===== run.sh =====
#!/bin/bash
# the make line also repeats each setting of config.mk as NAME=value (left out here)
make -C /OpenROAD-flow-scripts/flow DESIGN_CONFIG=/design/flow/config.mk WORK_HOME=/design/flow/orfs CLKGATE_MAP_FILE= finish

===== config.mk =====
export PLATFORM = sky130hd
export DESIGN_NAME = acc_cpu
export DESIGN_NICKNAME = acc_cpu
export VERILOG_FILES = /design/flow/design.v
export SDC_FILE = /design/flow/constraint.sdc
export NUM_CORES = 4
export LEC_CHECK = 0
export CAP_MARGIN = 0
export CELL_PAD_IN_SITES_GLOBAL_PLACEMENT = 0
export CORE_MARGIN = 2
export CORE_UTILIZATION = 65
export CTS_CLUSTER_DIAMETER = 82
export GPL_ROUTABILITY_DRIVEN = 1
export MIN_ROUTING_LAYER = met1
export SLEW_MARGIN = 5
export TNS_END_PERCENT = 75

===== constraint.sdc =====
create_clock -name core_clock -period 5.04 [get_ports {clk}]
set_input_delay 1.0080 -clock core_clock [delete_from_list [all_inputs] [get_ports {clk}]]
set_output_delay 1.0080 -clock core_clock [all_outputs]
set_load 0.01 [all_outputs]

===== design.v =====
`timescale 1ns / 1ps
module mux_2x1_rtl(in_0, in_1, select, out);
	input	select;
	input in_0; 
	input in_1;
	output out;
	assign out = (in_0 && ~select) || (in_1 && select);
endmodule
`timescale 1ns / 1ps
module mux_4x1_behavioral(in_0, in_1, in_2, in_3, select, out);
	input in_0;
	input in_1;
	input in_2;
	input in_3;
	input [1:0] select;
	output out;
	reg out;
	always@(select, in_0, in_1, in_2, in_3)
	begin
		case(select)
			2'b00: out = in_0;
			2'b01: out = in_1;
			2'b10: out = in_2;
			2'b11: out = in_3;
		endcase
	end
endmodule
`timescale 1ns / 1ps
module bfa_gl(in_0, in_1, carry_in, result, carry_out);
	input in_0, in_1, carry_in;
	output result, carry_out;
	wire w_xor, w_and_0, w_and_1;
	xor X0(w_xor, in_0, in_1);
	xor X1(result, w_xor, carry_in);
	and A0(w_and_0, w_xor, carry_in);
	and A1(w_and_1, in_0, in_1);
	or O1(carry_out, w_and_0, w_and_1);
endmodule
`timescale 1ns / 1ps
module alu_bitslice(in_a, in_b, in_carry, in_control, out_carry, out_result);
	input in_a, in_b, in_carry;
	input [2:0] in_control;
	wire w_xor_b_c0, w_invert_a, w_and_a_b, w_or_a_b, w_sum, w_2x1;
	output out_result;
	output out_carry;
	xor (w_xor_b_c0, in_b, in_control[0]);
	or  (w_or_a_b, in_a, w_xor_b_c0);
	and (w_and_a_b, in_a, w_xor_b_c0);
	not (w_invert_a, in_a);
	bfa_gl bfa (in_a, w_xor_b_c0, in_carry, w_sum, out_carry);
	mux_2x1_rtl mux_2x1 (w_invert_a, w_xor_b_c0, in_control[0], w_2x1);
	mux_4x1_behavioral mux_4x1 (w_sum, w_or_a_b, w_and_a_b, w_2x1, in_control[2:1], out_result);
endmodule
`timescale 1ns / 1ps
module n_bit_alu(a_in, b_in, control_in, sum_out, carry_out, overflow_out, zero_out);
	parameter n = 8;
	input [7:0] a_in;
	input [7:0] b_in;
	input [2:0] control_in;
	output [7:0] sum_out; 
	output carry_out, overflow_out, zero_out;
	wire [8:0] carry;
	wire is_zero_out;
	and is_zero(is_zero_out, ~sum_out[0], ~sum_out[1], ~sum_out[2], ~sum_out[3], ~sum_out[4], ~sum_out[5], ~sum_out[6], ~sum_out[7]);
	genvar i;
	assign carry_out = carry[n];
	assign overflow_out = carry[n - 1] ^ carry[n];
	assign zero_out = is_zero_out;
	assign carry[0] = control_in[0];
	alu_bitslice adder(a_in[0], b_in[0], carry[0], control_in, carry[1], sum_out[0]); 
	generate 
		for (i = 1; i < n; i = i + 1)
			begin: aluBitGen
				alu_bitslice adder(a_in[i], b_in[i], carry[i], control_in, carry[i+1], sum_out[i]);
			end
	endgenerate
endmodule
`timescale 1ns / 1ps
module acc_cpu(
	input clk,
	input rst,
	output [7:0] imem_addr,
	input [15:0] imem_rdata,
	output reg dmem_req,
	output reg dmem_we,
	output reg [7:0] dmem_addr,
	output [7:0] dmem_wdata,
	input dmem_ack,
	input [7:0] dmem_rdata,
	input [7:0] in_data,
	input in_valid,
	output in_ready,
	output [7:0] out_data,
	output out_valid,
	input out_ready,
	output halted,
	output [7:0] acc,
	output flag_c,
	output flag_z,
	output flag_v
);
parameter S_F0 = 4'd0;    
parameter S_F1 = 4'd1;    
parameter S_DEC = 4'd2;   
parameter S_IND = 4'd3;   
parameter S_MEM = 4'd4;   
parameter S_EX = 4'd5;    
parameter S_ST = 4'd6;    
parameter S_MUL = 4'd7;   
parameter S_DIV = 4'd8;   
parameter S_DIVW = 4'd9;  
parameter S_IN = 4'd10;   
parameter S_OUT = 4'd11;  
parameter S_NX = 4'd12;   
parameter S_HLT = 4'd13;  
reg [3:0] state;
reg [7:0] pc, npc;
reg [15:0] ir;
reg [7:0] ACC;
reg C, Z, V;
reg [7:0] mdata;
reg [7:0] JSRaddrReg;
reg [7:0] InteruptAdrReg;
reg [3:0] HVPIReg;
reg [7:0] MULreg, MULreg2;
reg [7:0] DIVreg;
reg ev_ov, ev_bi, ev_ba;
wire [4:0] op = ir[15:11];
wire [2:0] mode = ir[10:8];
wire [7:0] imm = ir[7:0];
wire is_alu = (op[4:3] == 2'b00);
wire is_ld = (op == 5'b01000);
wire is_st = (op == 5'b01001);
wire is_shl = (op == 5'b01010);
wire is_shr = (op == 5'b01011);
wire is_in = (op == 5'b01100);
wire is_out = (op == 5'b01101);
wire is_hlt = (op == 5'b01110);
wire is_hv = (op == 5'b01111);
wire is_mul = (op == 5'b11000);
wire is_div = (op == 5'b11001);
wire is_br = (op == 5'b11010);
wire is_bz = (op == 5'b11011);
wire is_jsr = (op == 5'b11100);
wire is_rts = (op == 5'b11101);
wire is_rti = (op == 5'b11110);
wire is_bad = (op[4:3] == 2'b10) || (op == 5'b11111);
wire bad_mode = (is_alu || is_ld) && (mode > 3'd2);
reg [7:0] alu_b;
reg [2:0] alu_ctl;
wire [7:0] alu_out;
wire alu_c, alu_v, alu_z;
n_bit_alu ALU(ACC, alu_b, alu_ctl, alu_out, alu_c, alu_v, alu_z);
always @(*) begin
	alu_b = (mode == 3'd0) ? imm : mdata;
	alu_ctl = op[2:0];
	if (state == S_MUL) begin
		alu_b = MULreg2;
		alu_ctl = 3'b000;
	end else if (state == S_DIV) begin
		alu_b = imm;
		alu_ctl = 3'b001;
	end
end
wire ovf_en = (HVPIReg == 4'b0000) || HVPIReg[0];
wire bi_en = (HVPIReg == 4'b0000) || HVPIReg[1];
wire ba_en = (HVPIReg == 4'b0000) || HVPIReg[2];
assign imem_addr = pc;
assign dmem_wdata = ACC;
assign in_ready = (state == S_IN);
assign out_valid = (state == S_OUT);
assign out_data = ACC;
assign halted = (state == S_HLT);
assign acc = ACC;
assign flag_c = C;
assign flag_z = Z;
assign flag_v = V;
always @(posedge clk) begin
	if (rst) begin
		state <= S_F0;
		pc <= 8'd0;
		npc <= 8'd0;
		ir <= 16'd0;
		ACC <= 8'd0;
		C <= 1'b0;
		Z <= 1'b0;
		V <= 1'b0;
		mdata <= 8'd0;
		JSRaddrReg <= 8'd0;
		InteruptAdrReg <= 8'd0;
		HVPIReg <= 4'd0;
		MULreg <= 8'd0;
		MULreg2 <= 8'd0;
		DIVreg <= 8'd0;
		ev_ov <= 1'b0;
		ev_bi <= 1'b0;
		ev_ba <= 1'b0;
		dmem_req <= 1'b0;
		dmem_we <= 1'b0;
		dmem_addr <= 8'd0;
	end else begin
		case (state)
		S_F0: begin
			ev_ov <= 1'b0;
			ev_bi <= 1'b0;
			ev_ba <= 1'b0;
			state <= S_F1;
		end
		S_F1: begin
			ir <= imem_rdata;
			state <= S_DEC;
		end
		S_DEC: begin
			npc <= pc + 8'd1;
			if (bad_mode) begin
				ev_ba <= 1'b1;
				state <= S_NX;
			end else if (is_bad) begin
				ev_bi <= 1'b1;
				state <= S_NX;
			end else if ((is_alu || is_ld) && mode == 3'd1) begin
				dmem_req <= 1'b1;
				dmem_we <= 1'b0;
				dmem_addr <= imm;
				state <= S_MEM;
			end else if ((is_alu || is_ld) && mode == 3'd2) begin
				dmem_req <= 1'b1;
				dmem_we <= 1'b0;
				dmem_addr <= imm;
				state <= S_IND;
			end else if (is_alu || is_ld) begin
				state <= S_EX;
			end else if (is_st) begin
				dmem_req <= 1'b1;
				dmem_we <= 1'b1;
				dmem_addr <= imm;
				state <= S_ST;
			end else if (is_mul) begin
				MULreg <= imm;
				MULreg2 <= ACC;
				state <= S_MUL;
			end else if (is_div) begin
				if (imm == 8'd0) begin
					ACC <= 8'hff;
					state <= S_NX;
				end else begin
					DIVreg <= 8'd0;
					state <= S_DIV;
				end
			end else if (is_in) begin
				state <= S_IN;
			end else if (is_out) begin
				state <= S_OUT;
			end else if (is_hlt) begin
				state <= S_HLT;
			end else begin
				if (is_shl) ACC <= {ACC[6:0], 1'b0};
				if (is_shr) ACC <= {1'b0, ACC[7:1]};
				if (is_hv) HVPIReg <= imm[3:0];
				if (is_br || (is_bz && Z)) npc <= imm;
				if (is_jsr) begin
					JSRaddrReg <= pc + 8'd1;
					npc <= imm;
				end
				if (is_rts) npc <= JSRaddrReg;
				if (is_rti) npc <= InteruptAdrReg;
				state <= S_NX;
			end
		end
		S_IND: begin
			if (dmem_ack) begin
				dmem_req <= 1'b0;
				dmem_addr <= dmem_rdata;
				state <= S_MEM;
			end else if (!dmem_req) begin
				dmem_req <= 1'b1;
			end
		end
		S_MEM: begin
			if (dmem_ack) begin
				dmem_req <= 1'b0;
				mdata <= dmem_rdata;
				state <= S_EX;
			end else begin
				dmem_req <= 1'b1;
			end
		end
		S_EX: begin
			if (is_ld) begin
				ACC <= (mode == 3'd0) ? imm : mdata;
			end else begin
				ACC <= alu_out;
				C <= alu_c;
				Z <= alu_z;
				V <= alu_v;
				ev_ov <= alu_v;
			end
			state <= S_NX;
		end
		S_ST: begin
			if (dmem_ack) begin
				dmem_req <= 1'b0;
				dmem_we <= 1'b0;
				state <= S_NX;
			end
		end
		S_MUL: begin
			ACC <= alu_out;
			MULreg <= MULreg - 8'd1;
			if (MULreg == 8'd2) state <= S_NX;
		end
		S_DIV: begin
			if (alu_c) begin
				ACC <= alu_out;
				DIVreg <= DIVreg + 8'd1;
			end else begin
				state <= S_DIVW;
			end
		end
		S_DIVW: begin
			ACC <= DIVreg;
			state <= S_NX;
		end
		S_IN: begin
			if (in_valid) begin
				ACC <= in_data;
				state <= S_NX;
			end
		end
		S_OUT: begin
			if (out_ready) state <= S_NX;
		end
		S_NX: begin
			if (ev_ov && ovf_en) begin
				InteruptAdrReg <= npc;
				pc <= 8'd100;
			end else if (ev_bi && bi_en) begin
				InteruptAdrReg <= npc;
				pc <= 8'd110;
			end else if (ev_ba && ba_en) begin
				InteruptAdrReg <= npc;
				pc <= 8'd120;
			end else begin
				pc <= npc;
			end
			state <= S_F0;
		end
		S_HLT: begin
		end
		default: state <= S_F0;
		endcase
	end
end
endmodule

==> impl_metrics.py, run 1 <==
# Physical implementation metrics
metrics = {
    "synth": {
        "ff_type": "dfxtp_1",
        "ys_sh_simple": 0.217,
        "yosys_area_um2": 7430,
        "netlist-cell-type-count": 86,
        "syn_area_per_cell_um2": 8.15,
        "ys_cells": 912,
        "area_leaders": "dfxtp_1 33%, mux2i_1 7.0%, nor2_1 6.3%",
        "yosys-top-cells-count": "125 x nor2_1, 122 x dfxtp_1, 69 x a21oi_1, 69 x nand2_1, 52 x mux2i_1",
        "top_area_frac": 0.329,
        "async_flop_share": 0,
        "syn_nets": 976,
        "ys_warn_count": 2,
        "top_logic_kind": "simple AND/OR/NAND/NOR gates",
        "aoi_share": 0.210,
        "syn_inst": 912,
        "xor_area_frac": 0.0271,
        "synth_area_um2": 7430,
        "yosysSeqAreaShare": 0.329,
        "synth_flops": 122,
        "synthMuxAreaShare": 0.0852,
        "top_area_cell": "dfxtp_1",
        "adder_share": 0.0525,
        "edf_count": 0,
        "top_cell": "nor2_1",
    },
    "power_and_ir_drop": {
        "sw_frac_of_total": 0.258,
        "peakVddDrop_mv": 0.331,
        "p_total_mw": 2.64,
        "p_seq_frac": 0.386,
        "p_comb_mw": 0.329,
        "power_leader": "clock",
        "pwr-share-clk": 0.489,
        "pwr-share-comb": 0.125,
        "p_clk_mw": 1.29,
        "p_leak_nw": 3.24,
        "powerSeq_mw": 1.02,
        "netSwitchingPower_mw": 0.681,
        "p_int_mw": 1.96,
        "cellPowerDensity_nw_per_um2": 296,
    },
    "sta": {
        "hold_viol": 0,
        "timing.fmax_mhz": 206,
        "holdWs_ns": 0.462,
        "min_period_over_period": 0.964,
        "min_period_ns": 4.86,
        "fin_skew_ns": 0.00865,
        "relSlewSlack": 0.276,
        "setup-violations-final": 0,
        "post-route-worst-setup-slack_ns": 0.181,
        "worst_pin_slew_ns": 1.08,
        "drv_slew": 0,
        "rsz0062_at_grt": "false",
    },
    "die": {
        "die_y_um": 111,
        "io_pins": 85,
        "core_area_um2": 11300,
        "fp.dieArea_um2": 12300,
        "die_width_um": 111,
        "fp_util": 0.659,
        "std_cell_rows": 39,
    },
    "layout": {
        "area_delta_synth_final_pct": 20.2,
        "final_area_um2": 8930,
        "fin_util": 0.792,
        "fin_nets": 1027,
        "fill_cells": 776,
    },
    "clocking": {
        "hold_buffers": 0,
        "clkTransAtPathRegs_ns": 0.06,
        "cts_buffer_depth": 2,
        "clock_latency_ns": 0.43,
        "cts_tree": "done",
        "cts-root-buf": "clkbuf_16",
        "clkSinkCount": 122,
        "ctsHtreeMaxLevel": 4,
        "cts_buffers": 17,
    },
    "worst_hold_path": {
        "hp-start": "mdata[5]$_SDFFE_PP0P_",
        "hold_path_depth": 2,
        "hold_class": "flop to flop",
        "holdPathEnd": "mdata[5]$_SDFFE_PP0P_",
    },
    "drt": {
        "finalWirelength_um": 23900,
        "ant_nets": 0,
        "drtIter0Drc": 987,
        "vias": 7400,
        "num_antenna_cells": 0,
        "wl_per_cell_um": 21.4,
        "drc": 0,
        "viasPerCell": 6.61,
        "first_pass_iters": 6,
    },
    "critical_path": {
        "path_max_fanout": 8,
        "crit_family": "adder cells",
        "cp_num_buf_inv": 1,
        "r2r_slack_ns": 0.18,
        "r2r_start": "ir[9]$_SDFFE_PP0P_",
        "slowest_stage": "or3_4",
        "crit_end": "DIVreg[7]$_SDFFE_PP0P_",
        "critPathLaunch": "ir[9]$_SDFFE_PP0P_",
        "endpoint_kind": "flop",
        "cp_data_required_time_ns": 5.34,
        "cp.depth": 19,
        "r2r_end": "DIVreg[7]$_SDFFE_PP0P_",
        "cpPeakStageDelay_ns": 0.43,
        "critPathKind": "flop to flop",
        "worstPathCellList": "or3_4 > mux2i_4 > xnor2_1 > nor2_1 > a21oi_1 > mux2_4 > fa_2 > fa_2 > fa_2 > fa_2 > fa_2 > fa_2 > inv_2 > fa_2 > nand2_1 > a21boi_4 > nand4_1 > xor2_1 > nor2_1",
        "cp_common_cell": "fa_2",
        "arrival_ns": 5.16,
        "startpoint_type": "flop",
        "reg2reg_depth": 19,
    },
    "grt": {
        "grt_pass1_wl_um": 37900,
        "track_usage": 0.388,
        "antenna_found_initial": 0,
        "overflow": 0,
        "grt_pass1_vias": 7236,
        "grt_max_degree": 65,
    },
    "place": {
        "dp_hpwl_um": 16100,
        "place_ws_ns": -0.0552,
        "placed_area_um2": 8240,
        "gp_congestion": 1.01,
        "numPortBuffers": 84,
    },
    "run": {
        "warnings": 44,
        "drv_cap": 0,
    },
    "outcome": {
        "status": "complete, no violations",
    },
}
[per-stage QoR]
step | setup TNS, ns | instances
floorplan | 0 | 912
global placement | 0 | 1083
detailed placement | -0.143 | 1083
CTS | 0 | 1115
global route | 0 | 1119
finish | 0 | 1119
[layout make-up]
cell class                      instances  area, µm²  share of cell area
Inverter                               33        124              0.0139
Timing Repair Buffer                  118       1090               0.122
Multi-Input combinational cell        671       4470               0.500
Tap cell                              143        179              0.0200
Clock inverter                          9        136              0.0153
Sequential cell                       122       2440               0.274
Clock buffer                           23        488              0.0546
[timing repair]
| item | in CTS | in global routing |
|---|---|---|
| resized | 2 | 6 |
| endpoints found under the setup margin | 7 | 19 |
| buffers inserted | 0 | 4 |
| pin swaps | 0 | 8 |
[metal layers]
metal | wire length [µm] | track usage
met1 | 9180 | 0.482
met2 | 11300 | 0.628
met3 | 2210 | 0.0864
met4 | 1280 | 0.213
met5 | 0 | 0
==> inputs of run 2 (changes only) <==
Settings changed: CAP_MARGIN 0 to 40, CELL_PAD_IN_SITES_GLOBAL_PLACEMENT 0 to default, CORE_MARGIN 2 to 7, CORE_UTILIZATION 65 to 36, CTS_CLUSTER_DIAMETER 82 to default, GPL_ROUTABILITY_DRIVEN 1 to 0, MIN_ROUTING_LAYER met1 to default, PLACE_DENSITY_LB_ADDON from default to 0.26, SETUP_SLACK_MARGIN from default to -0.53, SLEW_MARGIN 5 to 20, TNS_END_PERCENT 75 to 30.
Clock period 5.04 ns to 8.47 ns, I/O delays scaled along.
==> run 2 against run 1 <==
Net effect:
- area after synthesis stayed put
- via count is 8.7% lower
- critical path type unchanged
- critical endpoint is now ACC[7]$_SDFFE_PP0P_
- cell count is 9.4% higher
- hold slack worse by 0.0042 ns
- sequential power is about 40% lower
- register-to-register slack better by 2.3 ns
- still clean
==> impl_metrics.py, run 2 <==
# Physical implementation metrics
metrics = {
    "power_and_ir_drop": {
        "p_total_mw": 1.56,
        "pwr-share-comb": 0.112,
        "power_leader": "clock",
        "p_comb_mw": 0.175,
        "pwr-share-clk": 0.497,
        "netSwitchingPower_mw": 0.421,
        "p_clk_mw": 0.778,
        "p_leak_nw": 3.14,
        "powerSeq_mw": 0.612,
        "sw_frac_of_total": 0.269,
        "peakVddDrop_mv": 0.120,
        "p_seq_frac": 0.391,
        "p_int_mw": 1.14,
        "cellPowerDensity_nw_per_um2": 176,
    },
    "critical_path": {
        "critPathKind": "flop to flop",
        "arrival_ns": 6.32,
        "endpoint_kind": "flop",
        "critPathLaunch": "ir[8]$_SDFFE_PP0P_",
        "cpPeakStageDelay_ns": 0.51,
        "path_max_fanout": 16,
        "cp_num_buf_inv": 1,
        "cp_data_required_time_ns": 8.83,
        "startpoint_type": "flop",
        "reg2reg_depth": 18,
        "worstPathCellList": "or3_4 > mux2i_1 > xnor2_1 > nor2_1 > a21oi_1 > mux2_2 > fa_1 > fa_1 > fa_1 > fa_1 > fa_1 > fa_1 > inv_1 > fa_1 > a21oi_1 > and3_1 > and4_1 > nor3_1",
        "crit_family": "adder cells",
        "r2r_slack_ns": 2.51,
        "crit_end": "ACC[7]$_SDFFE_PP0P_",
        "r2r_start": "ir[8]$_SDFFE_PP0P_",
        "cp_common_cell": "fa_1",
        "cp.depth": 18,
        "r2r_end": "ACC[7]$_SDFFE_PP0P_",
        "slowest_stage": "or3_4",
    },
    "synth": {
        "ys_cells": 912,
        "area_leaders": "dfxtp_1 33%, mux2i_1 7.0%, nor2_1 6.3%",
        "synth_flops": 122,
        "adder_share": 0.0525,
        "syn_area_per_cell_um2": 8.15,
        "synth_area_um2": 7430,
        "aoi_share": 0.210,
        "xor_area_frac": 0.0271,
        "ff_type": "dfxtp_1",
        "netlist-cell-type-count": 86,
        "ys_warn_count": 2,
        "yosys_area_um2": 7430,
        "ys_sh_simple": 0.217,
        "synthMuxAreaShare": 0.0852,
        "async_flop_share": 0,
        "top_logic_kind": "simple AND/OR/NAND/NOR gates",
        "top_area_frac": 0.329,
        "top_area_cell": "dfxtp_1",
        "yosysSeqAreaShare": 0.329,
        "top_cell": "nor2_1",
        "syn_inst": 912,
        "yosys-top-cells-count": "125 x nor2_1, 122 x dfxtp_1, 69 x a21oi_1, 69 x nand2_1, 52 x mux2i_1",
        "syn_nets": 976,
        "edf_count": 0,
    },
    "sta": {
        "fin_skew_ns": 0.00963,
        "worst_pin_slew_ns": 0.913,
        "hold_viol": 0,
        "min_period_over_period": 0.703,
        "setup_tns_ns": 0,
        "rsz0062_at_grt": "false",
        "drv_slew": 0,
        "min_period_ns": 5.96,
        "relSlewSlack": 0.387,
        "timing.fmax_mhz": 168,
        "setup-violations-final": 0,
    },
    "drt": {
        "vias": 6758,
        "first_pass_iters": 5,
        "num_antenna_cells": 0,
        "ant_nets": 0,
        "wl_per_cell_um": 18.7,
        "viasPerCell": 5.52,
        "finalWirelength_um": 22900,
        "drtIter0Drc": 533,
        "drc": 0,
    },
    "clocking": {
        "hold_buffers": 0,
        "cts_tree": "done",
        "post_cts_buffers": 0,
        "cts-root-buf": "clkbuf_16",
        "clock_latency_ns": 0.43,
        "cts_buffer_depth": 2,
        "clkTransAtPathRegs_ns": 0.06,
        "ctsHtreeMaxLevel": 4,
        "cts_buffers": 17,
        "ctsResizeCount": 0,
        "clkSinkCount": 122,
    },
    "grt": {
        "grt_pass1_vias": 6447,
        "grt_pass1_wl_um": 36200,
        "antenna_found_initial": 0,
        "grt_max_degree": 72,
        "track_usage": 0.185,
        "overflow": 0,
    },
    "die": {
        "core_area_um2": 20200,
        "std_cell_rows": 52,
        "io_pins": 85,
        "fp_util": 0.367,
        "die_y_um": 158,
        "die_width_um": 158,
        "fp.dieArea_um2": 24900,
    },
    "worst_hold_path": {
        "hold_class": "flop to flop",
        "hold_path_depth": 2,
        "hp-start": "mdata[5]$_SDFFE_PP0P_",
        "holdPathEnd": "mdata[5]$_SDFFE_PP0P_",
    },
    "place": {
        "numPortBuffers": 84,
        "dp_hpwl_um": 16400,
    },
    "layout": {
        "area_delta_synth_final_pct": 19.8,
        "fin_nets": 1005,
        "fin_util": 0.440,
    },
    "outcome": {
        "status": "complete, no violations",
    },
    "run": {
        "drv_cap": 0,
        "warnings": 42,
    },
}
## run 2: routing by layer
| metal | track usage | vias up | wire length, µm | share of wire |
|---|---|---|---|---|
| met3 | 0.0377 | 42 | 1200 | 0.052 |
| li1 | - | 3296 | - | - |
| met2 | 0.306 | 209 | 10900 | 0.48 |
| met5 | 0 | - | 0 | 0 |
| met1 | 0.234 | 3211 | 10100 | 0.44 |
| met4 | 0.0718 | 0 | 636 | 0.028 |
## run 2: per-stage QoR
stage / cell area (µm²) / hold WS, ns / setup WS (ns) / cells
after floorplan: 7430 / 0.436 / 3.00 / 912
after global placement: 8190 / 0.447 / 2.52 / 1187
after detailed placement: 8270 / 0.450 / 2.56 / 1192
after CTS: 8900 / 0.458 / 2.54 / 1224
after global routing: 8900 / 0.488 / 2.15 / 1224
final: 8900 / 0.458 / 2.51 / 1224
## run 2: area by class of cell
| type | count | area [µm²] |
|---|---|---|
| Clock buffer | 18 | 439 |
| Clock inverter | 14 | 185 |
| Fill cell | 2010 | 11300 |
| Inverter | 33 | 124 |
| Multi-Input combinational cell | 671 | 4400 |
| Sequential cell | 122 | 2440 |
| Tap cell | 270 | 338 |
| Timing Repair Buffer | 96 | 971 |
==> inputs of run 3 (changes only) <==
Settings changed: ABC_AREA from default to 1, CAP_MARGIN 40 to 20, CORE_ASPECT_RATIO from default to 1.86, CORE_MARGIN 7 to 2, CORE_UTILIZATION 36 to 40, CTS_CLUSTER_DIAMETER from default to 257, CTS_CLUSTER_SIZE from default to 100, GPL_ROUTABILITY_DRIVEN 0 to default, HOLD_SLACK_MARGIN from default to -0.03, PLACE_DENSITY_LB_ADDON 0.26 to default, SETUP_SLACK_MARGIN -0.53 to default, SLEW_MARGIN 20 to 0, TNS_END_PERCENT 30 to 15.
Clock period 8.47 ns to 7.0 ns, I/O delays scaled along.
==> run 3 against run 2 <==
Net effect:
- critical path depth grew 6
- routed wire length grew 7.4%
- clock skew shrank 0.0022 ns
- sequential power grew 23%
- still clean
- final area shrank 3.3%
- total power grew 29%
==> impl_metrics.py, run 3 <==
# Physical implementation metrics
metrics = {
    "outcome": {
        "status": "complete, no violations",
    },
    "grt": {
        "track_usage": 0.264,
        "grt_pass1_vias": 7175,
        "grt_pass1_wl_um": 38100,
        "gr-usage-met3": 0.0375,
        "overflow": 0,
        "grt_max_degree": 53,
        "met1_usage": 0.268,
        "met2_usage": 0.480,
        "busiest_layer": "met2",
        "antenna_found_initial": 0,
    },
    "sta": {
        "min_period_over_period": 0.826,
        "setup-violations-final": 0,
        "post-route-worst-setup-slack_ns": 1.22,
        "drv_slew": 0,
        "rsz0062_at_grt": "false",
        "setup_tns_ns": 0,
        "min_period_ns": 5.78,
        "timing.fmax_mhz": 173,
        "fin_skew_ns": 0.00747,
        "holdWs_ns": 0.457,
        "worst_pin_slew_ns": 1.00,
        "relSlewSlack": 0.331,
        "hold_viol": 0,
    },
    "synth": {
        "ys_cells": 1050,
        "synth_area_um2": 7160,
        "adder_share": 0.0545,
        "area_leaders": "dfxtp_1 34%, nand2_1 9.9%, a21oi_1 8.0%",
        "top_area_frac": 0.341,
        "yosysSeqAreaShare": 0.341,
        "ff_type": "dfxtp_1",
        "netlist-cell-type-count": 50,
        "edf_count": 0,
        "top_area_cell": "dfxtp_1",
        "async_flop_share": 0,
        "synth_flops": 122,
        "ys_warn_count": 2,
        "top_cell": "nand2_1",
        "aoi_share": 0.229,
        "top_logic_kind": "simple AND/OR/NAND/NOR gates",
        "synthMuxAreaShare": 0,
        "syn_inst": 1050,
        "syn_area_per_cell_um2": 6.82,
        "xor_area_frac": 0.0147,
        "yosys_area_um2": 7160,
        "ys_sh_simple": 0.235,
        "syn_nets": 1114,
        "yosys-top-cells-count": "189 x nand2_1, 129 x inv_1, 122 x dfxtp_1, 114 x a21oi_1, 114 x o21ai_0",
    },
    "layout": {
        "fin_util": 0.492,
        "fill_cells": 1809,
        "fin_nets": 1161,
        "final_area_um2": 8610,
        "register_area_um2": 2440,
        "combGateArea_um2": 3820,
        "finalNonFillerCells": 1347,
        "area_delta_synth_final_pct": 20.3,
    },
    "power_and_ir_drop": {
        "powerSeq_mw": 0.752,
        "p_int_mw": 1.45,
        "cellPowerDensity_nw_per_um2": 235,
        "peakVddDrop_mv": 0.154,
        "p_total_mw": 2.02,
        "sw_frac_of_total": 0.283,
        "p_comb_mw": 0.336,
        "p_clk_mw": 0.933,
        "pwr-share-comb": 0.166,
        "power_leader": "clock",
        "p_leak_nw": 3.61,
        "p_seq_frac": 0.372,
        "netSwitchingPower_mw": 0.572,
        "pwr-share-clk": 0.462,
    },
    "clocking": {
        "ctsHtreeMaxLevel": 4,
        "hold_buffers": 0,
        "cts_buffers": 17,
        "cts_buffer_depth": 2,
        "cts_tree": "done",
        "post_cts_buffers": 0,
        "ctsResizeCount": 0,
        "clock_latency_ns": 0.42,
        "clkSinkCount": 122,
        "cts-root-buf": "clkbuf_16",
        "clkTransAtPathRegs_ns": 0.05,
    },
    "die": {
        "fp.dieArea_um2": 19000,
        "std_cell_rows": 66,
        "io_pins": 85,
        "fp_util": 0.409,
        "die_y_um": 186,
        "core_area_um2": 17500,
        "die_width_um": 102,
    },
    "worst_hold_path": {
        "hp-start": "MULreg2[7]$_SDFFE_PP0P_",
        "hold_class": "flop to flop",
        "holdPathEnd": "MULreg2[7]$_SDFFE_PP0P_",
        "hold_path_depth": 2,
    },
    "critical_path": {
        "endpoint_kind": "flop",
        "crit_end": "ACC[2]$_SDFFE_PP0P_",
        "arrival_ns": 6.09,
        "r2r_start": "state[1]$_DFF_P_",
        "critPathLaunch": "state[1]$_DFF_P_",
        "cp.depth": 24,
        "slowest_stage": "dfxtp_1",
        "reg2reg_depth": 24,
        "startpoint_type": "flop",
        "cp_data_required_time_ns": 7.31,
        "path_max_fanout": 15,
        "crit_family": "adder cells",
        "r2r_slack_ns": 1.22,
        "critPathKind": "flop to flop",
        "cp_common_cell": "fa_1",
        "r2r_end": "ACC[2]$_SDFFE_PP0P_",
        "worstPathCellList": "inv_2 > nand2_1 > nand2_1 > a22oi_1 > nand2_1 > o21ai_0 > inv_1 > fa_1 > fa_1 > fa_1 > fa_1 > fa_1 > fa_1 > inv_1 > fa_1 > nand2_1 > o211ai_1 > inv_1 > nand2_1 > nor2_1 > inv_1 > a21oi_1 > o21ai_0 > inv_1",
        "cpPeakStageDelay_ns": 0.66,
        "cp_num_buf_inv": 6,
    },
    "place": {
        "gp_congestion": 0.977,
        "place_ws_ns": 1.27,
        "numPortBuffers": 84,
        "dp_hpwl_um": 19000,
        "placed_area_um2": 7990,
        "place_inst": 1316,
    },
    "drt": {
        "ant_nets": 0,
        "drc": 0,
        "num_antenna_cells": 0,
        "vias": 7057,
        "first_pass_iters": 5,
        "wl_per_cell_um": 18.2,
        "viasPerCell": 5.24,
        "finalWirelength_um": 24600,
        "drtIter0Drc": 344,
    },
    "run": {
        "warnings": 42,
        "drv_cap": 0,
    },
}
run 3: per-layer routing:
metal,part of all wire,vias up
met5,0,-
li1,-,3540
met1,0.36,3243
met2,0.53,194
met4,0.072,0
met3,0.031,80
run 3: layout make-up:
type,instances,area share
Multi-Input combinational cell,720,0.443
Sequential cell,122,0.284
Timing Repair Buffer,90,0.103
Inverter,146,0.0637
Clock buffer,19,0.0515
Tap cell,238,0.0346
Clock inverter,12,0.0202
==> inputs of run 4 (changes only) <==
Settings changed: CORE_ASPECT_RATIO 1.86 to default, CORE_UTILIZATION 40 to 72, CTS_CLUSTER_DIAMETER 257 to 70, CTS_CLUSTER_SIZE 100 to 31, HOLD_SLACK_MARGIN -0.03 to default, PLACE_DENSITY_LB_ADDON from default to 0.26, SLEW_MARGIN 0 to 35, TNS_END_PERCENT 15 to default.
Clock period 7.0 ns to 4.23 ns, I/O delays scaled along.
==> run 4 against run 3 <==
Net effect:
- the flow now stops in 5_1_grt
- die size decreased by 43%
- synthesized cell count unchanged
- area after synthesis did not move
==> impl_metrics.py, run 4 <==
# Generated from Yosys and OpenROAD reports
metrics = {
    "outcome": {
        "status": "aborted with a tool error",
        "stop_stage": "5_1_grt",
        "tool.error": "[ERROR GRT-0232] Routing congestion too high. Check the congestion heatmap in the GUI.",
    },
    "clocking": {
        "cts_buffers": 17,
        "clkSinkCount": 122,
        "ctsHtreeMaxLevel": 4,
        "cts-root-buf": "clkbuf_8",
        "cts_buffer_depth": 2,
    },
    "synth": {
        "aoi_share": 0.229,
        "syn_nets": 1114,
        "top_area_frac": 0.341,
        "yosys-top-cells-count": "189 x nand2_1, 129 x inv_1, 122 x dfxtp_1, 114 x a21oi_1, 114 x o21ai_0",
        "netlist-cell-type-count": 50,
        "yosys_area_um2": 7160,
        "edf_count": 0,
        "xor_area_frac": 0.0147,
        "syn_area_per_cell_um2": 6.82,
        "ys_warn_count": 2,
        "area_leaders": "dfxtp_1 34%, nand2_1 9.9%, a21oi_1 8.0%",
        "top_cell": "nand2_1",
        "syn_inst": 1050,
        "top_logic_kind": "simple AND/OR/NAND/NOR gates",
        "ys_sh_simple": 0.235,
        "synth_area_um2": 7160,
        "ys_cells": 1050,
        "ff_type": "dfxtp_1",
        "adder_share": 0.0545,
        "yosysSeqAreaShare": 0.341,
        "synth_flops": 122,
        "synthMuxAreaShare": 0,
        "top_area_cell": "dfxtp_1",
        "async_flop_share": 0,
    },
    "grt": {
        "overflow": 96,
        "track_usage": 0.813,
    },
    "die": {
        "die_width_um": 104,
        "fp.dieArea_um2": 10800,
        "die_y_um": 104,
        "std_cell_rows": 36,
        "core_area_um2": 9730,
        "fp_util": 0.736,
        "io_pins": 85,
    },
    "place": {
        "gp_congestion": 1.08,
        "numPortBuffers": 84,
        "dp_hpwl_um": 15900,
        "place_ws_ns": -0.283,
    },
}
==> run 4: repair_timing <==
| action | 4_1_cts |
|---|---|
| endpoints found under the setup margin | 19 |
| resized | 25 |
| buffers inserted | 34 |
| pin swaps | 7 |
| hold buffers | 0 |
==> run 4: metal layers <==
layer / overflow / global-route usage
met3: 1 / 0.632
met2: 57 / 0.963
met5: 0 / 0.348
met4: 38 / 0.883
met1: 0 / 0.810
==> run 4: stage by stage <==
stage                     setup TNS, ns  total power, mW  cell area (µm²)  cells   util
after detailed placement          -2.70             1.85             8180   1248  0.841
after floorplan                  -0.379             1.63             7190   1050      -
after global placement           -0.927             1.83             8180   1248  0.841
after CTS                         -3.38             3.40             9120   1314  0.938
==> inputs of run 5 (changes only) <==
Settings changed: CORE_UTILIZATION 72 to 70, CTS_CLUSTER_DIAMETER 70 to 277, CTS_CLUSTER_SIZE 31 to 37, PLACE_DENSITY from default to 0.6, PLACE_DENSITY_LB_ADDON 0.26 to default, SLEW_MARGIN 35 to 20.
Clock period 4.23 ns to 1.76 ns, I/O delays scaled along.
==> run 5 against run 4 <==
Net effect:
- the run fails in 4_1_cts
- die size rose by 2.7%
- area after synthesis did not move
- synthesized cell count did not move
==> impl_metrics.py, run 5 <==
# Generated from Yosys and OpenROAD reports
metrics = {
    "outcome": {
        "status": "aborted with a tool error",
        "stop_stage": "4_1_cts",
        "tool.error": "[ERROR DPL-0038] Utilization greater than 100%, impossible to legalize",
    },
    "synth": {
        "synthMuxAreaShare": 0,
        "synth_area_um2": 7160,
        "ys_warn_count": 2,
        "syn_nets": 1114,
        "netlist-cell-type-count": 50,
        "yosysSeqAreaShare": 0.341,
        "top_area_frac": 0.341,
        "synth_flops": 122,
        "top_cell": "nand2_1",
        "area_leaders": "dfxtp_1 34%, nand2_1 9.9%, a21oi_1 8.0%",
        "syn_inst": 1050,
        "xor_area_frac": 0.0147,
        "yosys_area_um2": 7160,
        "async_flop_share": 0,
        "ff_type": "dfxtp_1",
        "top_area_cell": "dfxtp_1",
        "aoi_share": 0.229,
        "yosys-top-cells-count": "189 x nand2_1, 129 x inv_1, 122 x dfxtp_1, 114 x a21oi_1, 114 x o21ai_0",
        "syn_area_per_cell_um2": 6.82,
        "adder_share": 0.0545,
        "top_logic_kind": "simple AND/OR/NAND/NOR gates",
        "edf_count": 0,
        "ys_sh_simple": 0.235,
        "ys_cells": 1050,
    },
    "die": {
        "die_y_um": 105,
        "io_pins": 85,
        "die_width_um": 105,
        "std_cell_rows": 36,
        "fp_util": 0.726,
        "core_area_um2": 9860,
        "fp.dieArea_um2": 11000,
    },
    "place": {
        "dp_hpwl_um": 21500,
        "place_ws_ns": -2.86,
        "numPortBuffers": 84,
        "gp_congestion": 1.02,
    },
}
[run 5: stage by stage]
stage	utilization	area (µm²)	cells
after detailed placement	0.928	9150	1375
after global placement	0.928	9150	1375
after floorplan	-	7190	1050
==> inputs of run 6 (changes only) <==
Settings changed: CELL_PAD_IN_SITES_DETAIL_PLACEMENT from default to 2, CELL_PAD_IN_SITES_GLOBAL_PLACEMENT from default to 1, CORE_ASPECT_RATIO from default to 1.39, CTS_CLUSTER_DIAMETER 277 to default, CTS_CLUSTER_SIZE 37 to default, GPL_ROUTABILITY_DRIVEN from default to 0, GPL_TIMING_DRIVEN from default to 0, MAX_ROUTING_LAYER from default to met5, MIN_ROUTING_LAYER from default to met1, PLACE_DENSITY 0.6 to 0.57, SLEW_MARGIN 20 to 0, TNS_END_PERCENT from default to 85.
Clock period 1.76 ns to 9.08 ns, I/O delays scaled along.
==> run 6 against run 5 <==
Net effect:
- the run fails in 3_1_place_gp_skip_io
- area after synthesis unchanged
- die size about the same
- synthesized cell count unchanged
==> impl_metrics.py, run 6 <==
# Generated from Yosys and OpenROAD reports
metrics = {
    "synth": {
        "area_leaders": "dfxtp_1 34%, nand2_1 9.9%, a21oi_1 8.0%",
        "netlist-cell-type-count": 50,
        "ff_type": "dfxtp_1",
        "top_area_frac": 0.341,
        "syn_inst": 1050,
        "top_logic_kind": "simple AND/OR/NAND/NOR gates",
        "yosysSeqAreaShare": 0.341,
        "aoi_share": 0.229,
        "ys_sh_simple": 0.235,
        "synth_area_um2": 7160,
        "yosys_area_um2": 7160,
        "async_flop_share": 0,
        "yosys-top-cells-count": "189 x nand2_1, 129 x inv_1, 122 x dfxtp_1, 114 x a21oi_1, 114 x o21ai_0",
        "top_area_cell": "dfxtp_1",
        "synthMuxAreaShare": 0,
        "syn_area_per_cell_um2": 6.82,
        "xor_area_frac": 0.0147,
        "synth_flops": 122,
        "edf_count": 0,
        "syn_nets": 1114,
        "ys_warn_count": 2,
        "ys_cells": 1050,
        "top_cell": "nand2_1",
        "adder_share": 0.0545,
    },
    "outcome": {
        "status": "aborted with a tool error",
        "tool.error": "[ERROR GPL-0301] Utilization 115.993 % exceeds 100%.",
        "stop_stage": "3_1_place_gp_skip_io",
    },
    "die": {
        "fp_util": 0.719,
        "std_cell_rows": 43,
        "die_y_um": 123,
        "core_area_um2": 9950,
        "die_width_um": 89.8,
        "fp.dieArea_um2": 11100,
    },
}
==> inputs of run 7 (changes only) <==
Settings changed: ABC_AREA 1 to default, CELL_PAD_IN_SITES_GLOBAL_PLACEMENT 1 to default, CORE_ASPECT_RATIO 1.39 to 0.74, CORE_MARGIN 2 to 9, CORE_UTILIZATION 70 to 30, GPL_TIMING_DRIVEN 0 to default, MAX_ROUTING_LAYER met5 to default, MIN_ROUTING_LAYER met1 to default, PLACE_DENSITY 0.57 to default, PLACE_DENSITY_LB_ADDON from default to 0.03, SETUP_SLACK_MARGIN from default to 1.46, SLEW_MARGIN 0 to 25.
Clock period 9.08 ns to 5.36 ns, I/O delays scaled along.
==> run 7 against run 6 <==
Net effect:
- die size went up to 2.8 times the previous value
- area after synthesis rose by 3.8%
- synthesized cell count shrank 13%
- now clean on timing, DRC and antenna
==> impl_metrics.py, run 7 <==
# Physical implementation metrics
metrics = {
    "critical_path": {
        "cp_common_cell": "fa_2",
        "slowest_stage": "or3_4",
        "path_max_fanout": 8,
        "arrival_ns": 5.39,
        "critPathKind": "flop to flop",
        "worstPathCellList": "or3_4 > buf_8 > mux2i_4 > xnor2_1 > nor2_1 > a21oi_2 > mux2_4 > fa_2 > fa_2 > fa_2 > fa_2 > fa_2 > fa_2 > inv_2 > fa_2 > buf_6 > buf_6 > a21oi_2 > and3_4 > buf_8 > nor2_4 > a311oi_2",
        "cp_data_required_time_ns": 5.65,
        "r2r_end": "ACC[0]$_SDFFE_PP0P_",
        "critPathLaunch": "ir[10]$_SDFFE_PP0P_",
        "crit_end": "ACC[0]$_SDFFE_PP0P_",
        "cpPeakStageDelay_ns": 0.42,
        "r2r_slack_ns": 0.26,
        "reg2reg_depth": 22,
        "cp.depth": 22,
        "endpoint_kind": "flop",
        "cp_num_buf_inv": 5,
        "r2r_start": "ir[10]$_SDFFE_PP0P_",
        "crit_family": "adder cells",
        "startpoint_type": "flop",
    },
    "power_and_ir_drop": {
        "p_clk_mw": 1.20,
        "cellPowerDensity_nw_per_um2": 267,
        "sw_frac_of_total": 0.280,
        "p_seq_frac": 0.382,
        "powerSeq_mw": 0.958,
        "p_comb_mw": 0.343,
        "peakVddDrop_mv": 0.225,
        "p_leak_nw": 3.31,
        "p_int_mw": 1.80,
        "pwr-share-comb": 0.137,
        "netSwitchingPower_mw": 0.701,
        "pwr-share-clk": 0.481,
        "power_leader": "clock",
    },
    "sta": {
        "setup-violations-final": 0,
        "post-route-worst-setup-slack_ns": 0.260,
        "drv_slew": 0,
        "setup_tns_ns": 0,
        "hold_viol": 0,
        "relSlewSlack": 0.331,
        "timing.fmax_mhz": 196,
        "rsz0062_at_grt": "true",
        "fin_skew_ns": 0.0177,
        "worst_pin_slew_ns": 1.00,
        "min_period_ns": 5.10,
        "min_period_over_period": 0.951,
    },
    "worst_hold_path": {
        "holdPathEnd": "mdata[3]$_SDFFE_PP0P_",
        "hold_class": "flop to flop",
        "hp-start": "mdata[3]$_SDFFE_PP0P_",
        "hold_path_depth": 2,
    },
    "synth": {
        "netlist-cell-type-count": 86,
        "synth_area_um2": 7430,
        "ff_type": "dfxtp_1",
        "yosys-top-cells-count": "125 x nor2_1, 122 x dfxtp_1, 69 x a21oi_1, 69 x nand2_1, 52 x mux2i_1",
        "adder_share": 0.0525,
        "synthMuxAreaShare": 0.0852,
        "syn_inst": 912,
        "yosysSeqAreaShare": 0.329,
        "ys_cells": 912,
        "aoi_share": 0.210,
        "top_cell": "nor2_1",
        "syn_nets": 976,
        "syn_area_per_cell_um2": 8.15,
        "ys_warn_count": 2,
        "ys_sh_simple": 0.217,
        "area_leaders": "dfxtp_1 33%, mux2i_1 7.0%, nor2_1 6.3%",
        "top_area_cell": "dfxtp_1",
        "async_flop_share": 0,
        "top_logic_kind": "simple AND/OR/NAND/NOR gates",
        "xor_area_frac": 0.0271,
        "yosys_area_um2": 7430,
        "edf_count": 0,
        "synth_flops": 122,
        "top_area_frac": 0.329,
    },
    "grt": {
        "antenna_found_initial": 0,
        "grt_pass1_wl_um": 48800,
        "grt_max_degree": 84,
        "grt_pass1_vias": 7701,
        "track_usage": 0.203,
        "overflow": 0,
    },
    "drt": {
        "wl_per_cell_um": 24.0,
        "ant_nets": 0,
        "viasPerCell": 5.47,
        "num_antenna_cells": 0,
        "vias": 7213,
        "first_pass_iters": 6,
        "finalWirelength_um": 31700,
        "drtIter0Drc": 460,
        "drc": 0,
    },
    "clocking": {
        "clkTransAtPathRegs_ns": 0.07,
        "cts-root-buf": "clkbuf_16",
        "cts_buffers": 17,
        "cts_tree": "done",
        "cts_buffer_depth": 2,
        "ctsHtreeMaxLevel": 4,
        "clkSinkCount": 122,
        "clock_latency_ns": 0.45,
    },
    "outcome": {
        "status": "complete, no violations",
    },
    "place": {
        "numPortBuffers": 84,
        "dp_hpwl_um": 23400,
        "place_ws_ns": 0.167,
    },
    "die": {
        "die_y_um": 153,
        "io_pins": 85,
        "fp.dieArea_um2": 30800,
        "fp_util": 0.305,
        "core_area_um2": 24300,
        "die_width_um": 201,
        "std_cell_rows": 49,
    },
    "layout": {
        "area_delta_synth_final_pct": 26.0,
        "fin_nets": 1038,
    },
    "run": {
        "warnings": 45,
        "drv_cap": 0,
    },
}
## run 7: routing by layer
metal,global-route usage,up-vias,share of wire
met4,0.0493,0,0.0078
met5,0,-,0
met2,0.320,152,0.45
met3,0.0355,16,0.038
li1,-,3357,-
met1,0.282,3688,0.50
## run 7: through the flow
step | cells | area, µm² | hold slack (ns) | util | power, mW
2_1_floorplan | 912 | 7490 | 0.436 | - | 1.16
3_3_place_gp | 1269 | 8480 | 0.464 | 0.348 | 1.29
3_5_place_dp | 1269 | 8480 | 0.464 | 0.348 | 1.30
4_1_cts | 1314 | 9300 | 0.475 | 0.382 | 2.53
5_1_grt | 1318 | 9370 | 0.495 | 0.385 | 2.60
6_report | 1318 | 9370 | 0.472 | 0.385 | 2.50
## run 7: cell type report
type | instances | area, µm²
fillers | 2705 | 15000
multi-input cells | 671 | 4560
flip-flops and latches | 122 | 2450
repair buffers | 129 | 1210
clock buffers | 18 | 429
well taps | 331 | 414
clock inverters | 14 | 171
inverters | 33 | 124
## run 7: what timing repair did
item	in CTS	in global routing
setup buffers	13	4
hold buffers	0	0
pin swaps	9	6
resized	29	8
endpoints found under the setup margin	22	22
==> inputs of run 8 (changes only) <==
Settings changed: ABC_AREA from default to 1, CELL_PAD_IN_SITES_DETAIL_PLACEMENT 2 to default, CORE_ASPECT_RATIO 0.74 to default, CORE_MARGIN 9 to 2, CORE_UTILIZATION 30 to 72, CTS_CLUSTER_DIAMETER from default to 363, CTS_CLUSTER_SIZE from default to 98, GPL_ROUTABILITY_DRIVEN 0 to default, PLACE_DENSITY from default to 0.6, PLACE_DENSITY_LB_ADDON 0.03 to default, SETUP_SLACK_MARGIN 1.46 to default, SLEW_MARGIN 25 to 20, TNS_END_PERCENT 85 to default.
Clock period 5.36 ns to 4.51 ns, I/O delays scaled along.
==> run 8 against run 7 <==
Net effect:
- the flow now stops in 5_1_grt
- area after synthesis fell by 3.7%
- synthesized cell count rose by 15%
- die size fell by 65%
==> impl_metrics.py, run 8 <==
# Generated from Yosys and OpenROAD reports
metrics = {
    "outcome": {
        "status": "aborted with a tool error",
        "stop_stage": "5_1_grt",
        "tool.error": "[ERROR GRT-0232] Routing congestion too high. Check the congestion heatmap in the GUI.",
    },
    "synth": {
        "yosys-top-cells-count": "189 x nand2_1, 129 x inv_1, 122 x dfxtp_1, 114 x a21oi_1, 114 x o21ai_0",
        "aoi_share": 0.229,
        "syn_nets": 1114,
        "async_flop_share": 0,
        "top_area_frac": 0.341,
        "top_area_cell": "dfxtp_1",
        "yosysSeqAreaShare": 0.341,
        "synthMuxAreaShare": 0,
        "ys_warn_count": 2,
        "synth_area_um2": 7160,
        "synth_flops": 122,
        "area_leaders": "dfxtp_1 34%, nand2_1 9.9%, a21oi_1 8.0%",
        "edf_count": 0,
        "ff_type": "dfxtp_1",
        "adder_share": 0.0545,
        "ys_sh_simple": 0.235,
        "ys_cells": 1050,
        "top_cell": "nand2_1",
        "top_logic_kind": "simple AND/OR/NAND/NOR gates",
        "yosys_area_um2": 7160,
        "syn_inst": 1050,
        "xor_area_frac": 0.0147,
        "netlist-cell-type-count": 50,
        "syn_area_per_cell_um2": 6.82,
    },
    "clocking": {
        "cts_buffers": 17,
        "ctsHtreeMaxLevel": 4,
        "cts-root-buf": "clkbuf_8",
        "clkSinkCount": 122,
        "hold_buffers": 0,
        "cts_buffer_depth": 2,
    },
    "place": {
        "numPortBuffers": 84,
        "place_ws_ns": -0.108,
        "placed_area_um2": 8100,
        "dp_hpwl_um": 16400,
        "gp_congestion": 1.01,
        "place_inst": 1239,
    },
    "die": {
        "core_area_um2": 9730,
        "std_cell_rows": 36,
        "io_pins": 85,
        "die_y_um": 104,
        "die_width_um": 104,
        "fp.dieArea_um2": 10800,
        "fp_util": 0.736,
    },
    "grt": {
        "overflow": 263,
        "track_usage": 0.913,
    },
}
run 8: what timing repair did:
action / in CTS
gates resized: 28
pin swaps: 14
hold endpoints to repair: 0
gates cloned: 1
setup endpoints to repair: 17
setup buffers: 48
run 8: metrics by stage:
stage / power, mW / util / hold WS [ns] / TNS, ns
after floorplan: 1.53 / - / 0.425 / 0
after CTS: 3.24 / 0.940 / 0.461 / -0.273
after detailed placement: 1.72 / 0.832 / 0.452 / -0.954
after global placement: 1.70 / 0.832 / 0.441 / -0.0339
run 8: metal layers:
metal,track usage,GRT overflow
met1,0.897,7
met2,1.04,136
met3,0.784,12
met4,0.991,105
met5,0.452,3
==> inputs of run 9 (changes only) <==
Settings changed: ABC_AREA 1 to default, CTS_CLUSTER_DIAMETER 363 to default, CTS_CLUSTER_SIZE 98 to default, PLACE_DENSITY 0.6 to default, PLACE_DENSITY_LB_ADDON from default to 0.28.
Clock period 4.51 ns to 4.66 ns, I/O delays scaled along.
==> run 9 against run 8 <==
Net effect:
- the layout now fails its checks (setup timing)
- die size is 3.7% higher
- area after synthesis rose by 3.8%
- synthesized cell count is 13% lower
==> impl_metrics.py, run 9 <==
# Physical implementation metrics
metrics = {
    "outcome": {
        "status": "failed layout checks",
        "checkFailReasons": "setup timing",
    },
    "die": {
        "fp.dieArea_um2": 11100,
        "io_pins": 85,
        "std_cell_rows": 37,
        "die_y_um": 106,
        "die_width_um": 106,
        "fp_util": 0.730,
        "core_area_um2": 10200,
    },
    "power_and_ir_drop": {
        "p_int_mw": 2.08,
        "p_comb_mw": 0.379,
        "pwr-share-comb": 0.133,
        "pwr-share-clk": 0.480,
        "p_total_mw": 2.85,
        "cellPowerDensity_nw_per_um2": 315,
        "p_seq_frac": 0.387,
        "sw_frac_of_total": 0.272,
        "powerSeq_mw": 1.10,
        "p_leak_nw": 3.28,
        "netSwitchingPower_mw": 0.774,
        "peakVddDrop_mv": 0.361,
        "p_clk_mw": 1.37,
        "power_leader": "clock",
    },
    "critical_path": {
        "cp_num_buf_inv": 2,
        "r2r_start": "ir[8]$_SDFFE_PP0P_",
        "slowest_stage": "or3_4",
        "critPathLaunch": "ir[8]$_SDFFE_PP0P_",
        "path_max_fanout": 8,
        "crit_end": "ACC[3]$_SDFFE_PP0P_",
        "worstPathCellList": "or3_4 > mux2i_4 > xnor2_1 > nor2_1 > a21oi_2 > mux2_4 > fa_2 > fa_2 > fa_2 > fa_2 > fa_2 > fa_2 > inv_2 > fa_2 > a21oi_2 > and3_4 > buf_6 > nor2_1 > nor3_1",
        "reg2reg_depth": 19,
        "crit_family": "adder cells",
        "cp_common_cell": "fa_2",
        "r2r_end": "ACC[3]$_SDFFE_PP0P_",
        "startpoint_type": "flop",
        "r2r_slack_ns": -0.13,
        "endpoint_kind": "flop",
        "cpPeakStageDelay_ns": 0.43,
        "critPathKind": "flop to flop",
        "cp.depth": 19,
        "cp_data_required_time_ns": 5.05,
        "arrival_ns": 5.18,
    },
    "synth": {
        "top_area_frac": 0.329,
        "yosysSeqAreaShare": 0.329,
        "syn_nets": 976,
        "area_leaders": "dfxtp_1 33%, mux2i_1 7.0%, nor2_1 6.3%",
        "syn_inst": 912,
        "synth_flops": 122,
        "ys_cells": 912,
        "yosys_area_um2": 7430,
        "yosys-top-cells-count": "125 x nor2_1, 122 x dfxtp_1, 69 x a21oi_1, 69 x nand2_1, 52 x mux2i_1",
        "aoi_share": 0.210,
        "ff_type": "dfxtp_1",
        "synth_area_um2": 7430,
        "xor_area_frac": 0.0271,
        "adder_share": 0.0525,
        "ys_warn_count": 2,
        "syn_area_per_cell_um2": 8.15,
        "edf_count": 0,
        "top_logic_kind": "simple AND/OR/NAND/NOR gates",
        "top_area_cell": "dfxtp_1",
        "synthMuxAreaShare": 0.0852,
        "ys_sh_simple": 0.217,
        "async_flop_share": 0,
        "top_cell": "nor2_1",
        "netlist-cell-type-count": 86,
    },
    "sta": {
        "relSlewSlack": 0.297,
        "worst_pin_slew_ns": 1.05,
        "post-route-worst-setup-slack_ns": -0.130,
        "drv_slew": 0,
        "holdWs_ns": 0.464,
        "timing.fmax_mhz": 209,
        "setup_tns_ns": -1.45,
        "hold_viol": 0,
        "min_period_ns": 4.79,
        "rsz0062_at_grt": "true",
        "min_period_over_period": 1.03,
        "setup-violations-final": 17,
        "fin_skew_ns": 0.00937,
    },
    "clocking": {
        "clkTransAtPathRegs_ns": 0.06,
        "ctsHtreeMaxLevel": 4,
        "cts-root-buf": "clkbuf_8",
        "cts_tree": "done",
        "cts_buffers": 17,
        "cts_buffer_depth": 2,
        "hold_buffers": 0,
        "clock_latency_ns": 0.55,
        "clkSinkCount": 122,
    },
    "grt": {
        "overflow": 0,
        "grt_pass1_vias": 7644,
        "met2_usage": 0.753,
        "gr-usage-met3": 0.143,
        "grt_pass1_wl_um": 41000,
        "met1_usage": 0.563,
        "busiest_layer": "met2",
        "grt_max_degree": 85,
        "antenna_found_initial": 1,
        "track_usage": 0.478,
    },
    "drt": {
        "wl_per_cell_um": 23.5,
        "drc": 0,
        "ant_nets": 0,
        "viasPerCell": 6.98,
        "finalWirelength_um": 26400,
        "num_antenna_cells": 0,
        "drtIter0Drc": 1189,
        "first_pass_iters": 8,
        "vias": 7835,
    },
    "layout": {
        "finalNonFillerCells": 1122,
        "fin_util": 0.888,
        "fin_nets": 1038,
        "area_delta_synth_final_pct": 21.8,
        "fill_cells": 492,
    },
    "place": {
        "numPortBuffers": 84,
        "dp_hpwl_um": 17200,
        "gp_congestion": 0.957,
        "place_inst": 1088,
    },
    "worst_hold_path": {
        "hp-start": "state[10]$_DFF_P_",
        "holdPathEnd": "state[10]$_DFF_P_",
        "hold_class": "flop to flop",
        "hold_path_depth": 2,
    },
    "run": {
        "drv_cap": 0,
        "warnings": 45,
    },
}
run 9: timing repair:
item                       CTS  global route
buffers inserted             1             2
setup endpoints to repair   16            20
pin swaps                    6             5
resized                     18             4
gates cloned                 0             0
run 9: per-layer routing:
| metal | up-vias | part of all wire |
|---|---|---|
| li1 | 3346 | - |
| met3 | 208 | 0.12 |
| met1 | 3587 | 0.35 |
| met5 | - | 0 |
| met2 | 694 | 0.46 |
| met4 | 0 | 0.076 |
run 9: layout make-up:
class,count,area [µm²],area share
Sequential cell,122,2440,0.270
Tap cell,136,170,0.0188
Clock buffer,19,442,0.0488
Clock inverter,12,164,0.0181
Inverter,33,124,0.0137
Timing Repair Buffer,129,1190,0.131
Multi-Input combinational cell,671,4520,0.499
run 9: metrics by stage:
| stage | worst slack [ns] | instance area [µm²] |
|---|---|---|
| final | -0.130 | 9050 |
| after global routing | -0.255 | 9050 |
| after CTS | -0.0596 | 9020 |
| after detailed placement | -0.217 | 8340 |
| after global placement | -0.0754 | 8340 |
| after floorplan | -0.139 | 7490 |
==> inputs of run 10 (changes only) <==
Settings changed: ABC_AREA from default to 1, CAP_MARGIN 20 to 40, CTS_CLUSTER_DIAMETER from default to 374, CTS_CLUSTER_SIZE from default to 93, PLACE_DENSITY from default to 0.38, PLACE_DENSITY_LB_ADDON 0.28 to default, SETUP_SLACK_MARGIN from default to -0.15.
Clock period 4.66 ns to 2.18 ns, I/O delays scaled along.
==> run 10 against run 9 <==
Net effect:
- the flow now stops in 4_1_cts
- area after synthesis fell by 3.7%
- synthesized cell count rose by 15%
- die size fell by 3.5%
==> impl_metrics.py, run 10 <==
# Generated from Yosys and OpenROAD reports
metrics = {
    "synth": {
        "syn_nets": 1114,
        "xor_area_frac": 0.0147,
        "ff_type": "dfxtp_1",
        "area_leaders": "dfxtp_1 34%, nand2_1 9.9%, a21oi_1 8.0%",
        "adder_share": 0.0545,
        "edf_count": 0,
        "syn_inst": 1050,
        "top_cell": "nand2_1",
        "top_logic_kind": "simple AND/OR/NAND/NOR gates",
        "synth_area_um2": 7160,
        "netlist-cell-type-count": 50,
        "syn_area_per_cell_um2": 6.82,
        "yosysSeqAreaShare": 0.341,
        "ys_warn_count": 2,
        "synth_flops": 122,
        "yosys-top-cells-count": "189 x nand2_1, 129 x inv_1, 122 x dfxtp_1, 114 x a21oi_1, 114 x o21ai_0",
        "synthMuxAreaShare": 0,
        "aoi_share": 0.229,
        "yosys_area_um2": 7160,
        "async_flop_share": 0,
        "ys_sh_simple": 0.235,
        "ys_cells": 1050,
        "top_area_cell": "dfxtp_1",
        "top_area_frac": 0.341,
    },
    "place": {
        "dp_hpwl_um": 18500,
        "numPortBuffers": 84,
        "placed_area_um2": 8710,
        "place_ws_ns": -2.31,
        "gp_congestion": 1.06,
        "place_inst": 1318,
    },
    "die": {
        "io_pins": 85,
        "fp_util": 0.736,
        "fp.dieArea_um2": 10800,
        "core_area_um2": 9730,
        "die_width_um": 104,
        "die_y_um": 104,
        "std_cell_rows": 36,
    },
    "outcome": {
        "stop_stage": "4_1_cts",
        "status": "aborted with a tool error",
        "tool.error": "[ERROR DPL-0033] detailed placement checks failed during check placement.",
    },
}
-- run 10: metrics by stage --
stage	hold slack [ns]	util
3_5_place_dp	0.451	0.895
2_1_floorplan	0.425	-
3_3_place_gp	0.447	0.895
==> inputs of run 11 (changes only) <==
Settings changed: CAP_MARGIN 40 to 0, CELL_PAD_IN_SITES_GLOBAL_PLACEMENT from default to 0, CTS_CLUSTER_DIAMETER 374 to 82, CTS_CLUSTER_SIZE 93 to 41, GPL_ROUTABILITY_DRIVEN from default to 0, MIN_ROUTING_LAYER from default to met1, PLACE_DENSITY 0.38 to default, PLACE_DENSITY_LB_ADDON from default to 0.03, SETUP_SLACK_MARGIN -0.15 to default, SLEW_MARGIN 20 to 5, TNS_END_PERCENT from default to 75.
Clock period 2.18 ns to 4.87 ns, I/O delays scaled along.
==> run 11 against run 10 <==
Net effect:
- the run now finishes clean
- synthesized cell count did not move
- area after synthesis did not move
- die size did not move
==> impl_metrics.py, run 11 <==
# Physical implementation metrics
metrics = {
    "drt": {
        "drtIter0Drc": 1631,
        "num_antenna_cells": 0,
        "ant_nets": 0,
        "wl_per_cell_um": 19.6,
        "drc": 0,
        "finalWirelength_um": 25000,
        "vias": 8305,
        "first_pass_iters": 12,
        "viasPerCell": 6.53,
    },
    "power_and_ir_drop": {
        "cellPowerDensity_nw_per_um2": 327,
        "p_seq_frac": 0.379,
        "p_leak_nw": 3.72,
        "peakVddDrop_mv": 0.290,
        "powerSeq_mw": 1.08,
        "sw_frac_of_total": 0.297,
        "p_comb_mw": 0.550,
        "p_total_mw": 2.84,
        "p_int_mw": 2.00,
        "p_clk_mw": 1.22,
        "power_leader": "clock",
        "netSwitchingPower_mw": 0.844,
        "pwr-share-clk": 0.427,
        "pwr-share-comb": 0.193,
    },
    "critical_path": {
        "r2r_start": "ir[9]$_SDFFE_PP0P_",
        "crit_end": "ACC[4]$_SDFFE_PP0P_",
        "cp_data_required_time_ns": 5.31,
        "crit_family": "adder cells",
        "cp_num_buf_inv": 5,
        "startpoint_type": "flop",
        "cpPeakStageDelay_ns": 0.41,
        "reg2reg_depth": 25,
        "cp_common_cell": "fa_2",
        "r2r_end": "ACC[4]$_SDFFE_PP0P_",
        "critPathLaunch": "ir[9]$_SDFFE_PP0P_",
        "cp.depth": 25,
        "slowest_stage": "fa_2",
        "arrival_ns": 5.17,
        "path_max_fanout": 10,
        "endpoint_kind": "flop",
        "critPathKind": "flop to flop",
        "r2r_slack_ns": 0.13,
    },
    "die": {
        "die_y_um": 104,
        "die_width_um": 104,
        "fp.dieArea_um2": 10800,
        "fp_util": 0.736,
        "io_pins": 85,
        "core_area_um2": 9730,
        "std_cell_rows": 36,
    },
    "clocking": {
        "cts_buffers": 17,
        "clock_latency_ns": 0.54,
        "clkTransAtPathRegs_ns": 0.06,
        "cts_buffer_depth": 2,
        "cts-root-buf": "clkbuf_8",
        "clkSinkCount": 122,
        "ctsHtreeMaxLevel": 4,
        "cts_tree": "done",
        "hold_buffers": 0,
    },
    "grt": {
        "grt_pass1_vias": 7712,
        "track_usage": 0.455,
        "antenna_found_initial": 0,
        "overflow": 0,
        "grt_max_degree": 54,
        "grt_pass1_wl_um": 39100,
    },
    "place": {
        "place_ws_ns": -0.124,
        "dp_hpwl_um": 15900,
        "placed_area_um2": 8080,
        "place_inst": 1237,
        "numPortBuffers": 84,
    },
    "synth": {
        "synth_flops": 122,
        "syn_area_per_cell_um2": 6.82,
        "yosysSeqAreaShare": 0.341,
        "top_logic_kind": "simple AND/OR/NAND/NOR gates",
        "ys_cells": 1050,
        "synth_area_um2": 7160,
        "top_area_frac": 0.341,
        "synthMuxAreaShare": 0,
        "top_cell": "nand2_1",
        "adder_share": 0.0545,
        "aoi_share": 0.229,
        "edf_count": 0,
        "yosys_area_um2": 7160,
        "netlist-cell-type-count": 50,
        "ff_type": "dfxtp_1",
        "yosys-top-cells-count": "189 x nand2_1, 129 x inv_1, 122 x dfxtp_1, 114 x a21oi_1, 114 x o21ai_0",
        "ys_warn_count": 2,
        "syn_inst": 1050,
        "xor_area_frac": 0.0147,
        "syn_nets": 1114,
        "top_area_cell": "dfxtp_1",
        "area_leaders": "dfxtp_1 34%, nand2_1 9.9%, a21oi_1 8.0%",
        "ys_sh_simple": 0.235,
        "async_flop_share": 0,
    },
    "sta": {
        "timing.fmax_mhz": 211,
        "worst_pin_slew_ns": 0.941,
        "setup-violations-final": 0,
        "setup_tns_ns": 0,
        "min_period_over_period": 0.973,
        "fin_skew_ns": 0.00949,
        "min_period_ns": 4.74,
        "post-route-worst-setup-slack_ns": 0.134,
        "relSlewSlack": 0.372,
        "drv_slew": 0,
        "holdWs_ns": 0.458,
        "hold_viol": 0,
    },
    "layout": {
        "finalNonFillerCells": 1271,
        "fin_nets": 1190,
        "fin_util": 0.892,
        "final_area_um2": 8680,
        "area_delta_synth_final_pct": 21.3,
    },
    "worst_hold_path": {
        "hp-start": "mdata[0]$_SDFFE_PP0P_",
        "hold_class": "flop to flop",
        "holdPathEnd": "mdata[0]$_SDFFE_PP0P_",
        "hold_path_depth": 2,
    },
    "run": {
        "drv_cap": 0,
        "warnings": 42,
    },
    "outcome": {
        "status": "complete, no violations",
    },
}
run 11: layout make-up:
type / instances / area, µm²
timing repair buffer: 119 / 1120
sequential: 122 / 2440
inverter: 146 / 548
clock buffer: 23 / 457
clock inverter: 8 / 95.1
multi-input combinational: 720 / 3860
tap: 133 / 166
fill: 488 / 1050
run 11: timing repair:
action,4_1_cts,5_1_grt
pin swaps,0,8
buffers inserted,0,3
resized,4,5
setup endpoints to repair,11,17
run 11: per-layer routing:
layer / GRT usage / part of all wire / up-vias
li1: - / - / 3605
met1: 0.560 / 0.34 / 3630
met2: 0.692 / 0.42 / 807
met3: 0.143 / 0.15 / 263
met4: 0.289 / 0.082 / 0
met5: 0 / 0 / -
Power and IR drop assume default switching activity.
